Design Top_1553B_APB, start of the top module:
module Top_1553B_APB
(
  APB_CLK,
  APB_RESETn,
  APB_RDATA,
  APB_READY,
  APB_SLVERR,
  APB_STRB,
  APB_PROT, 
  APB_ADDR,
  APB_ENABLE,
  APB_WRITE,
  APB_WDATA,
  APB_SEL,
  rx0_1553,
  tx0_1553,
  tx0_en,
  rx1_1553,
  tx1_1553,
  tx1_en
);
Size: roughly 3500 cells after synthesis, about 120 I/O pins.
export LEC_CHECK = 0
export ABC_AREA = 0
export CAP_MARGIN = 20
export CELL_PAD_IN_SITES_DETAIL_PLACEMENT = 0
export CORE_MARGIN = 2
export CORE_UTILIZATION = 72
export CTS_CLUSTER_SIZE = 20
export GPL_ROUTABILITY_DRIVEN = 0
export GPL_TIMING_DRIVEN = 1
export MAX_ROUTING_LAYER = met5
export MIN_ROUTING_LAYER = met1
export PLACE_DENSITY = 0.38
export SETUP_SLACK_MARGIN = -0.21
export SLEW_MARGIN = 20
create_clock -name core_clock -period 2.33 [get_ports {APB_CLK}]
run.sh (not shown) runs the stock make flow with config.mk's settings and CLKGATE_MAP_FILE=.
The starting point completed, yet does not pass: negative setup slack.
Then changed:
Settings changed: CTS_CLUSTER_SIZE 20 to 46, PLACE_DENSITY 0.38 to default, PLACE_DENSITY_LB_ADDON from default to 0.03, SETUP_SLACK_MARGIN -0.21 to 0.7.
Clock period 2.33 ns to 2.38 ns, I/O delays scaled along.
Effect:
- The changed run ran to the end with violations: negative setup slack
- synthesized area does not change
- global-route usage goes up by 8.0 points
- critical path depth goes up by 4
- wire length goes up by 44%
- via count goes up by 19%
- total power goes up by 3.4%
- setup slack loses 0.60 ns
- clock power goes up by about 7%
- combinational power goes up by 25%
- register-to-register slack loses 0.60 ns
Then changed:
Settings changed: CTS_CLUSTER_SIZE 46 to 37, PLACE_DENSITY from default to 0.65, PLACE_DENSITY_LB_ADDON 0.03 to default, SETUP_SLACK_MARGIN 0.7 to -0.02.
Clock period 2.38 ns to 1.72 ns, I/O delays scaled along.
Outcome: The changed run ended with an error in 5_1_grt (DPL-0033). Die size does not change. Synthesized area is unchanged. Synthesized cell count does not change.
Then changed:
Settings changed: ABC_AREA 0 to 1, CAP_MARGIN 20 to 0, CTS_CLUSTER_DIAMETER from default to 346, CTS_CLUSTER_SIZE 37 to 15, HOLD_SLACK_MARGIN from default to 0.29, SETUP_SLACK_MARGIN -0.02 to -0.0, SLEW_MARGIN 20 to 40.
Clock period 1.72 ns to 2.38 ns, I/O delays scaled along.
Outcome:
- Now the flow completed, yet does not pass: negative setup slack
- synthesized cell count climbs by 61%
- synthesized area climbs by 4.5%
- die size climbs by 4.5%
Then changed:
Settings changed: CAP_MARGIN 0 to 20, CORE_UTILIZATION 72 to 48, CTS_CLUSTER_DIAMETER 346 to default, CTS_CLUSTER_SIZE 15 to default, HOLD_SLACK_MARGIN 0.29 to default, MIN_ROUTING_LAYER met1 to met2, PLACE_DENSITY 0.65 to default, PLACE_DENSITY_LB_ADDON from default to 0.03, SLEW_MARGIN 40 to 20.
Clock period 2.38 ns to 2.86 ns, I/O delays scaled along.
=> The changed run finished but fails on negative setup slack. Power drops by a little under a tenth. Utilization drops by 27 points. Wire length climbs by a little under a tenth. Count of clock-buffer cells in the layout climbs by 17. Register-to-register slack improves by 0.097 ns. Synthesized area is unchanged. Hold slack improves by 0.047 ns.
Then changed:
Settings changed: CAP_MARGIN 20 to 0, CORE_UTILIZATION 48 to 72, CTS_CLUSTER_DIAMETER from default to 346, CTS_CLUSTER_SIZE from default to 15, MIN_ROUTING_LAYER met2 to met1, PLACE_DENSITY from default to 0.65, PLACE_DENSITY_LB_ADDON 0.03 to default.
Clock period 2.86 ns to 2.38 ns, I/O delays scaled along.
Result:
- The new run finished but fails on negative setup slack
- setup slack got worse by 0.14 ns
- clock-buffer cell count fell by 11
- worst hold slack degrades by 0.068 ns
- combinational power rises by 18%
- maximum frequency grows by 14%
- area after synthesis stays the same

========
Starting RTL as in the previous note.
// Top_1553B_APB
module Top_1553B_APB
(
  APB_CLK,
  APB_RESETn,
  APB_RDATA,
  APB_READY,
  APB_SLVERR,
  APB_STRB,
  APB_PROT, 
  APB_ADDR,
  APB_ENABLE,
  APB_WRITE,
  APB_WDATA,
  APB_SEL,
  rx0_1553,
  tx0_1553,
  tx0_en,
  rx1_1553,
  tx1_1553,
  tx1_en
);
localparam DATAWIDTH = 32;
localparam APB_STRB_WIDTH = 8;
localparam REGSNUM = 8;
localparam REGS_ADDRWIDTH = 3;
input                               APB_CLK;
input                               APB_RESETn;
output [DATAWIDTH-1 : 0]            APB_RDATA;
output                              APB_READY;
output                              APB_SLVERR;
input  [APB_STRB_WIDTH-1 : 0]       APB_STRB;
input  [2 : 0]                      APB_PROT;
input  [DATAWIDTH-1 : 0]            APB_ADDR;
input                               APB_ENABLE;
input                               APB_WRITE;
input  [DATAWIDTH-1 : 0]            APB_WDATA;
input                               APB_SEL;
input     [1:0] rx0_1553;
output    [1:0] tx0_1553;
output    tx0_en;
input     [1:0] rx1_1553;
output    [1:0] tx1_1553;
output    tx1_en;
wire [DATAWIDTH*REGSNUM-1 : 0]    RegsDataOut;
wire [DATAWIDTH*REGSNUM-1 : 0]    RegsDataIn;
wire                              beWrdOut;
wire                              beReadOut;
wire [REGS_ADDRWIDTH-1 : 0]       RegsAddrOut;
APB_Slave_Interface#(
    .DATAWIDTH  (DATAWIDTH),
    .REGSNUM    (REGSNUM)
)APB_Inter_inst(
    .APB_CLK(APB_CLK),
    .APB_RESETn(APB_RESETn),
    .APB_RDATA(APB_RDATA),
    .APB_READY(APB_READY),
    .APB_SLVERR(APB_SLVERR),
    .APB_STRB(APB_STRB),
    .APB_PROT(APB_PROT), 
    .APB_ADDR(APB_ADDR),
    .APB_ENABLE(APB_ENABLE),
  ...
clock: 4.19 ns
lec_check: 0
cap_margin: 20
core_margin: 2
core_utilization: 40
setup_slack_margin: 0.99
slew_margin: 20
Then changed:
--- a/flow/config.mk
+++ b/flow/config.mk
@@ -9,4 +9,4 @@
 export CORE_MARGIN = 2
-export CORE_UTILIZATION = 40
-export SETUP_SLACK_MARGIN = 0.99
+export CORE_UTILIZATION = 70
+export CTS_CLUSTER_SIZE = 15
 export SLEW_MARGIN = 20
==> flow/constraint.sdc (replaced) <==
create_clock -name core_clock -period 2.35 [get_ports {APB_CLK}]
set_input_delay 0.4700 -clock core_clock [delete_from_list [all_inputs] [get_ports {APB_CLK}]]
set_output_delay 0.4700 -clock core_clock [all_outputs]
set_load 0.01 [all_outputs]
This time the run ran to the end with violations: negative setup slack; hold slack gets worse by 130 ps; area after synthesis stays the same; wire length rises by 17%; worst setup slack loses 1300 ps; final cell count falls by about 12%; synthesized cell count does not change.
Then changed:
--- a/flow/config.mk
+++ b/flow/config.mk
@@ -9,4 +9,5 @@
 export CORE_MARGIN = 2
-export CORE_UTILIZATION = 70
-export CTS_CLUSTER_SIZE = 15
+export CORE_UTILIZATION = 72
+export CTS_CLUSTER_SIZE = 17
+export SETUP_SLACK_MARGIN = 0.69
 export SLEW_MARGIN = 20
==> flow/constraint.sdc (replaced) <==
create_clock -name core_clock -period 2.33 [get_ports {APB_CLK}]
set_input_delay 0.4660 -clock core_clock [delete_from_list [all_inputs] [get_ports {APB_CLK}]]
set_output_delay 0.4660 -clock core_clock [all_outputs]
set_load 0.01 [all_outputs]
Outcome:
- This time the run aborted during global routing, error ODB-0269
- die area went down by 2.7%
- synthesized cell count does not change
- area after synthesis does not change

========
Setup of run a:
Starting RTL as in the previous note.
Settings: LEC_CHECK=0, ABC_AREA=1, CAP_MARGIN=20, CORE_MARGIN=2, CORE_UTILIZATION=72, CTS_CLUSTER_DIAMETER=203, MAX_ROUTING_LAYER=met4, PLACE_DENSITY_LB_ADDON=0.03, SETUP_SLACK_MARGIN=1.75, SLEW_MARGIN=20; clock period 6.06 ns.
Run a went all the way through the flow, and no timing, DRC or antenna check failed.
--- input diff run a..run b ---
--- a/flow/config.mk
+++ b/flow/config.mk
@@ -7,3 +7,2 @@
 export LEC_CHECK = 0
-export ABC_AREA = 1
 export CAP_MARGIN = 20
@@ -11,6 +10,3 @@
 export CORE_UTILIZATION = 72
-export CTS_CLUSTER_DIAMETER = 203
 export MAX_ROUTING_LAYER = met4
-export PLACE_DENSITY_LB_ADDON = 0.03
-export SETUP_SLACK_MARGIN = 1.75
 export SLEW_MARGIN = 20
==> flow/constraint.sdc <==
create_clock -name core_clock -period 7.19 [get_ports {APB_CLK}]
set_input_delay 1.4380 -clock core_clock [delete_from_list [all_inputs] [get_ports {APB_CLK}]]
set_output_delay 1.4380 -clock core_clock [all_outputs]
set_load 0.01 [all_outputs]
--- outcome ---
Number of stages on the worst setup path: run b < run a. Taking run a as the reference, in run b worst setup slack after layout up 1.11 ns; number of logic gates went down 1632; wire length shrank by 5.0%. Compared with run a, run b shows a shortest clock period the worst path allows after layout that is 0.016 ns higher. The run showing the smaller final worst-path cycle share is run b. Compared with run a, run b improves floorplan core area. Run b vs. run a: design area went down by 3.3%. [compare] base=run a new=run b: routed metal-1 wire length fell by 12%, power went down.

========
Starting RTL as in the previous note.
make LEC_CHECK=0 ABC_AREA=0 CAP_MARGIN=20 CELL_PAD_IN_SITES_DETAIL_PLACEMENT=1 CELL_PAD_IN_SITES_GLOBAL_PLACEMENT=1 CORE_ASPECT_RATIO=1.47 CORE_MARGIN=5 CORE_UTILIZATION=48 CTS_CLUSTER_DIAMETER=270 GPL_ROUTABILITY_DRIVEN=0 GPL_TIMING_DRIVEN=0 MAX_ROUTING_LAYER=met5 MIN_ROUTING_LAYER=met1 PLACE_DENSITY_LB_ADDON=0.03 SETUP_SLACK_MARGIN=-0.0 SLEW_MARGIN=20 TNS_END_PERCENT=75 finish   # period 4.39 ns
Rerun with:
==> flow/config.mk (replaced) <==
export PLATFORM = sky130hd
export DESIGN_NAME = Top_1553B_APB
export DESIGN_NICKNAME = Top_1553B_APB
export VERILOG_FILES = /design/flow/design.v
export SDC_FILE = /design/flow/constraint.sdc
export NUM_CORES = 4
export LEC_CHECK = 0
export ABC_AREA = 0
export CAP_MARGIN = 20
export CELL_PAD_IN_SITES_DETAIL_PLACEMENT = 0
export CORE_MARGIN = 2
export CORE_UTILIZATION = 72
export CTS_CLUSTER_SIZE = 20
export GPL_ROUTABILITY_DRIVEN = 0
export GPL_TIMING_DRIVEN = 1
export MAX_ROUTING_LAYER = met5
export MIN_ROUTING_LAYER = met1
export PLACE_DENSITY_LB_ADDON = 0.03
export SETUP_SLACK_MARGIN = -0.0
export SLEW_MARGIN = 20
==> flow/constraint.sdc (replaced) <==
create_clock -name core_clock -period 2.33 [get_ports {APB_CLK}]
set_input_delay 0.4660 -clock core_clock [delete_from_list [all_inputs] [get_ports {APB_CLK}]]
set_output_delay 0.4660 -clock core_clock [all_outputs]
set_load 0.01 [all_outputs]
This time the run produced a layout that fails on setup timing. Combinational power came out higher to 2.6 times its value. Worst setup slack gets worse by 0.57 ns. Register-to-register slack gets worse by 0.93 ns.
Power and IR drop assume default switching activity.
